==> inputs of run R <==
==> flow/design.v <==
module floating_mult (
  input         s_axis_a_tvalid,
  input  [31:0] s_axis_a_tdata,
  input         s_axis_b_tvalid,
  input  [31:0] s_axis_b_tdata,
  output        m_axis_result_tvalid,
  output [31:0] m_axis_result_tdata
);
wire [31:0] a = s_axis_a_tdata;
wire [31:0] b = s_axis_b_tdata;
wire        sa = a[31];
wire        sb = b[31];
wire [7:0]  ea = a[30:23];
wire [7:0]  eb = b[30:23];
wire [22:0] fa = a[22:0];
wire [22:0] fb = b[22:0];
wire a_zero = (ea == 8'd0);
wire b_zero = (eb == 8'd0);
wire a_inf  = (ea == 8'hFF) && (fa == 23'd0);
wire b_inf  = (eb == 8'hFF) && (fb == 23'd0);
wire a_nan  = (ea == 8'hFF) && (fa != 23'd0);
wire b_nan  = (eb == 8'hFF) && (fb != 23'd0);
wire        s = sa ^ sb;
wire [47:0] p = {1'b1, fa} * {1'b1, fb};
wire signed [10:0] e0 = $signed({3'b000, ea}) + $signed({3'b000, eb}) - 11'sd127;
reg  [22:0] m;
reg         g;
reg         st;
reg  signed [10:0] e1;
always @(*) begin
  if (p[47]) begin
    m  = p[46:24];
    g  = p[23];
    st = |p[22:0];
    e1 = e0 + 11'sd1;
  end else begin
    m  = p[45:23];
    g  = p[22];
    st = |p[21:0];
    e1 = e0;
  end
end
wire        rnd = g & (st | m[0]);
wire [23:0] mr  = {1'b0, m} + {23'd0, rnd};
wire signed [10:0] e2 = mr[23] ? e1 + 11'sd1 : e1;
wire [22:0] mf  = mr[22:0];
reg [31:0] r;
always @(*) begin
  if (a_nan || b_nan || (a_inf && b_zero) || (b_inf && a_zero))
    r = 32'h7FC00000;
  else if (a_inf || b_inf)
    r = {s, 8'hFF, 23'd0};
  else if (a_zero || b_zero)
    r = {s, 31'd0};
  else if (e2 >= 11'sd255)
    r = {s, 8'hFF, 23'd0};
  else if (e2 <= 11'sd0)
    r = {s, 31'd0};
  else
    r = {s, e2[7:0], mf};
end
assign m_axis_result_tdata  = r;
assign m_axis_result_tvalid = 1'b1;
endmodule
module floating_adder (
  input         s_axis_a_tvalid,
  input  [31:0] s_axis_a_tdata,
  input         s_axis_a_tlast,
  input         s_axis_b_tvalid,
  input  [31:0] s_axis_b_tdata,
  output        m_axis_result_tvalid,
  output [31:0] m_axis_result_tdata,
  output        m_axis_result_tlast
);
wire [31:0] a = s_axis_a_tdata;
wire [31:0] b = s_axis_b_tdata;
wire a_zero = (a[30:23] == 8'd0);
wire b_zero = (b[30:23] == 8'd0);
wire a_inf  = (a[30:23] == 8'hFF) && (a[22:0] == 23'd0);
wire b_inf  = (b[30:23] == 8'hFF) && (b[22:0] == 23'd0);
wire a_nan  = (a[30:23] == 8'hFF) && (a[22:0] != 23'd0);
wire b_nan  = (b[30:23] == 8'hFF) && (b[22:0] != 23'd0);
wire        swap = (b[30:0] > a[30:0]);
wire [31:0] x = swap ? b : a;
wire [31:0] y = swap ? a : b;
wire        sx = x[31];
wire        sy = y[31];
wire [7:0]  ex = x[30:23];
wire [7:0]  ey = y[30:23];
wire [7:0]  d  = ex - ey;
wire        sub = sx ^ sy;
wire [26:0] mx = {1'b1, x[22:0], 3'b000};
wire [26:0] my = {1'b1, y[22:0], 3'b000};
wire        far    = (d >= 8'd27);
wire [26:0] my_sh  = far ? 27'd0 : (my >> d[4:0]);
wire [26:0] lost   = far ? my : (my & ~(27'h7FFFFFF << d[4:0]));
wire        sticky = |lost;
wire [26:0] my_al = {my_sh[26:1], my_sh[0] | sticky};
wire [27:0] s0 = sub ? ({1'b0, mx} - {1'b0, my_al}) : ({1'b0, mx} + {1'b0, my_al});
reg  [4:0]  lz;
always @(*) begin
  casez (s0[26:0])
    27'b1??????????????????????????: lz = 5'd0;
    27'b01?????????????????????????: lz = 5'd1;
    27'b001????????????????????????: lz = 5'd2;
    27'b0001???????????????????????: lz = 5'd3;
    27'b00001??????????????????????: lz = 5'd4;
    27'b000001?????????????????????: lz = 5'd5;
    27'b0000001????????????????????: lz = 5'd6;
    27'b00000001???????????????????: lz = 5'd7;
    27'b000000001??????????????????: lz = 5'd8;
    27'b0000000001?????????????????: lz = 5'd9;
    27'b00000000001????????????????: lz = 5'd10;
    27'b000000000001???????????????: lz = 5'd11;
    27'b0000000000001??????????????: lz = 5'd12;
    27'b00000000000001?????????????: lz = 5'd13;
    27'b000000000000001????????????: lz = 5'd14;
    27'b0000000000000001???????????: lz = 5'd15;
    27'b00000000000000001??????????: lz = 5'd16;
    27'b000000000000000001?????????: lz = 5'd17;
    27'b0000000000000000001????????: lz = 5'd18;
    27'b00000000000000000001???????: lz = 5'd19;
    27'b000000000000000000001??????: lz = 5'd20;
    27'b0000000000000000000001?????: lz = 5'd21;
    27'b00000000000000000000001????: lz = 5'd22;
    27'b000000000000000000000001???: lz = 5'd23;
    27'b0000000000000000000000001??: lz = 5'd24;
    27'b00000000000000000000000001?: lz = 5'd25;
    27'b000000000000000000000000001: lz = 5'd26;
    default:                          lz = 5'd27;
  endcase
end
wire [26:0] n  = s0[27] ? {s0[27:2], s0[1] | s0[0]} : (s0[26:0] << lz);
wire signed [9:0] en = s0[27] ? $signed({2'b00, ex}) + 10'sd1
                              : $signed({2'b00, ex}) - $signed({5'd0, lz});
wire        g   = n[2];
wire        st  = n[1] | n[0];
wire [22:0] m   = n[25:3];
wire        rnd = g & (st | m[0]);
wire [23:0] mr  = {1'b0, m} + {23'd0, rnd};
wire signed [9:0] e2 = mr[23] ? en + 10'sd1 : en;
reg [31:0] r;
always @(*) begin
  if (a_nan || b_nan || (a_inf && b_inf && (a[31] != b[31])))
    r = 32'h7FC00000;
  else if (a_inf)
    r = a;
  else if (b_inf)
    r = b;
  else if (a_zero && b_zero)
    r = {a[31] & b[31], 31'd0};
  else if (b_zero)
    r = a;
  else if (a_zero)
    r = b;
  else if (s0 == 28'd0)
    r = 32'd0;
  else if (e2 >= 10'sd255)
    r = {sx, 8'hFF, 23'd0};
  else if (e2 <= 10'sd0)
    r = {sx, 31'd0};
  else
    r = {sx, e2[7:0], mr[22:0]};
end
assign m_axis_result_tdata  = r;
assign m_axis_result_tvalid = 1'b1;
assign m_axis_result_tlast  = 1'b0;
endmodule
module conv_kernel(
	clk,
	rst_n,
	clear,
	i_pixel,
	i_weight,
	o_pixel
);
parameter	WIDTH	=	32;
input					clk;
input					rst_n;
input					clear;
input	[WIDTH-1:0]		i_pixel;
input	[WIDTH-1:0]		i_weight;
output	[WIDTH-1:0]		o_pixel;
reg		[WIDTH-1:0]		o_pixel;
reg		[WIDTH-1:0]		mult_a;
reg		[WIDTH-1:0]		mult_b;
wire	[WIDTH-1:0]		product;
reg		[WIDTH-1:0]		add_a;
reg		[WIDTH-1:0]		add_b;
wire	[WIDTH-1:0]		sum;
always @(posedge clk, negedge rst_n)	begin
	if(!rst_n) begin
		mult_a		<=	32'b0;
		mult_b		<=	32'b0;
	end
	else begin
		mult_a		<=	i_pixel;
		mult_b		<=	i_weight;
	end
end
always @(posedge clk, negedge rst_n)	begin
	if(!rst_n) begin
		add_a		<=	32'b0;
		add_b		<=	32'b0;
	end
	else if (clear) begin
		add_a		<=	32'b0;
		add_b		<=	32'b0;
	end			
	else begin
		add_a		<=	product;
		add_b		<=	sum;
	end
end
always @(posedge clk, negedge rst_n)	begin
	if(!rst_n) begin
		o_pixel		<=	32'b0;
	end
	else if (clear) begin
		o_pixel		<=	32'b0;
	end
	else begin
		o_pixel		<=	sum;
	end
end
floating_adder U_floating_adder (
  .s_axis_a_tvalid(),             
  .s_axis_a_tdata(add_a),               
  .s_axis_a_tlast(),               
  .s_axis_b_tvalid(),             
  .s_axis_b_tdata(add_b),               
  .m_axis_result_tvalid(),   
  .m_axis_result_tdata(sum),     
  .m_axis_result_tlast()     
);
floating_mult U_floating_mult (
  .s_axis_a_tvalid(),             
  .s_axis_a_tdata(mult_a),               
  .s_axis_b_tvalid(),             
  .s_axis_b_tdata(mult_b),               
  .m_axis_result_tvalid(),   
  .m_axis_result_tdata(product)     
);
endmodule
==> flow/run.sh <==
#!/bin/bash
# the make line also repeats each setting of config.mk as NAME=value (left out here)
make -C /OpenROAD-flow-scripts/flow DESIGN_CONFIG=/design/flow/config.mk WORK_HOME=/design/flow/orfs CLKGATE_MAP_FILE= finish
==> flow/config.mk <==
export PLATFORM = sky130hd
export DESIGN_NAME = conv_kernel
export DESIGN_NICKNAME = conv_kernel
export VERILOG_FILES = /design/flow/design.v
export SDC_FILE = /design/flow/constraint.sdc
export NUM_CORES = 4
export LEC_CHECK = 0
export ABC_AREA = 1
export CAP_MARGIN = 20
export CORE_ASPECT_RATIO = 0.5
export CORE_MARGIN = 2
export CORE_UTILIZATION = 72
export CTS_CLUSTER_DIAMETER = 357
export CTS_CLUSTER_SIZE = 100
export PLACE_DENSITY = 0.37
export SETUP_SLACK_MARGIN = -0.65
export SLEW_MARGIN = 20
export TNS_END_PERCENT = 5
==> flow/constraint.sdc <==
create_clock -name core_clock -period 6.46 [get_ports {clk}]
set_input_delay 1.2920 -clock core_clock [delete_from_list [all_inputs] [get_ports {clk}]]
set_output_delay 1.2920 -clock core_clock [all_outputs]
set_load 0.01 [all_outputs]
==> run G (differences from run R) <==
==> flow/config.mk (replaced) <==
export PLATFORM = sky130hd
export DESIGN_NAME = conv_kernel
export DESIGN_NICKNAME = conv_kernel
export VERILOG_FILES = /design/flow/design.v
export SDC_FILE = /design/flow/constraint.sdc
export NUM_CORES = 4
export LEC_CHECK = 0
export CAP_MARGIN = 0
export CORE_MARGIN = 2
export CORE_UTILIZATION = 72
export CTS_CLUSTER_DIAMETER = 250
export CTS_CLUSTER_SIZE = 48
export MAX_ROUTING_LAYER = met4
export PLACE_DENSITY = 0.63
export SLEW_MARGIN = 20
==> flow/constraint.sdc (replaced) <==
create_clock -name core_clock -period 10.8 [get_ports {clk}]
set_input_delay 2.1600 -clock core_clock [delete_from_list [all_inputs] [get_ports {clk}]]
set_output_delay 2.1600 -clock core_clock [all_outputs]
set_load 0.01 [all_outputs]
==> run F (differences from run R) <==
==> flow/config.mk (replaced) <==
export PLATFORM = sky130hd
export DESIGN_NAME = conv_kernel
export DESIGN_NICKNAME = conv_kernel
export VERILOG_FILES = /design/flow/design.v
export SDC_FILE = /design/flow/constraint.sdc
export NUM_CORES = 4
export LEC_CHECK = 0
export CAP_MARGIN = 20
export CORE_MARGIN = 2
export CORE_UTILIZATION = 69
export CTS_CLUSTER_DIAMETER = 250
export CTS_CLUSTER_SIZE = 48
export MAX_ROUTING_LAYER = met4
export SLEW_MARGIN = 20
==> flow/constraint.sdc (replaced) <==
create_clock -name core_clock -period 10.8 [get_ports {clk}]
set_input_delay 2.1600 -clock core_clock [delete_from_list [all_inputs] [get_ports {clk}]]
set_output_delay 2.1600 -clock core_clock [all_outputs]
set_load 0.01 [all_outputs]
==> results <==
| item | run R | run G | run F |
|---|---|---|---|
| Number of buffers added to fix hold violations after cts | - | 0 | 0 |
| XOR-XNOR Cells, Area Fraction | 0.0265 | 0.0373 | 0.0373 |
| Area fraction in compound gates | 0.0751 | 0.173 | 0.173 |
| Mean post-synth cell area | 6.81 sq um | 7.96 sq um | 7.96 sq um |
| Post-synthesis cell count from yosys | 5319 | 4543 | 4543 |
| Area of the core | 50000 sq um | 49900 sq um | 51600 sq um |
| Outcome | stopped before the end | stopped before the end | complete, but fails checks |
| Stage where the flow stopped | clock tree synthesis (4_1_cts) | global routing (5_1_grt) | - |
| Layout check failures | - | - | negative setup slack |
| Die Area | 52300 sq um | 52100 sq um | 54300 sq um |
| Post-synthesis instance area | 36200 sq um | 36200 sq um | 36200 sq um |
| Number of buffers created by CTS | - | 17 | 17 |
| Area share, top type | 0.268 | 0.268 | 0.268 |
| Yosys-reported design area after synthesis | 36200 sq um | 36200 sq um | 36200 sq um |
| Placement row count | 58 | 82 | 83 |
| Post-Syn Nets | 6144 | 5368 | 5368 |
| Width of the chip | 321 um | 228 um | 233 um |
| Fraction of the yosys area taken by sequential cells | 0.0884 | 0.0885 | 0.0885 |
| CTS max path bufs | - | 2 | 2 |
| Synthesized instance count | 5319 | 4543 | 4543 |
| Die H | 163 um | 228 um | 233 um |
| Clock Sinks | - | 128 | 128 |
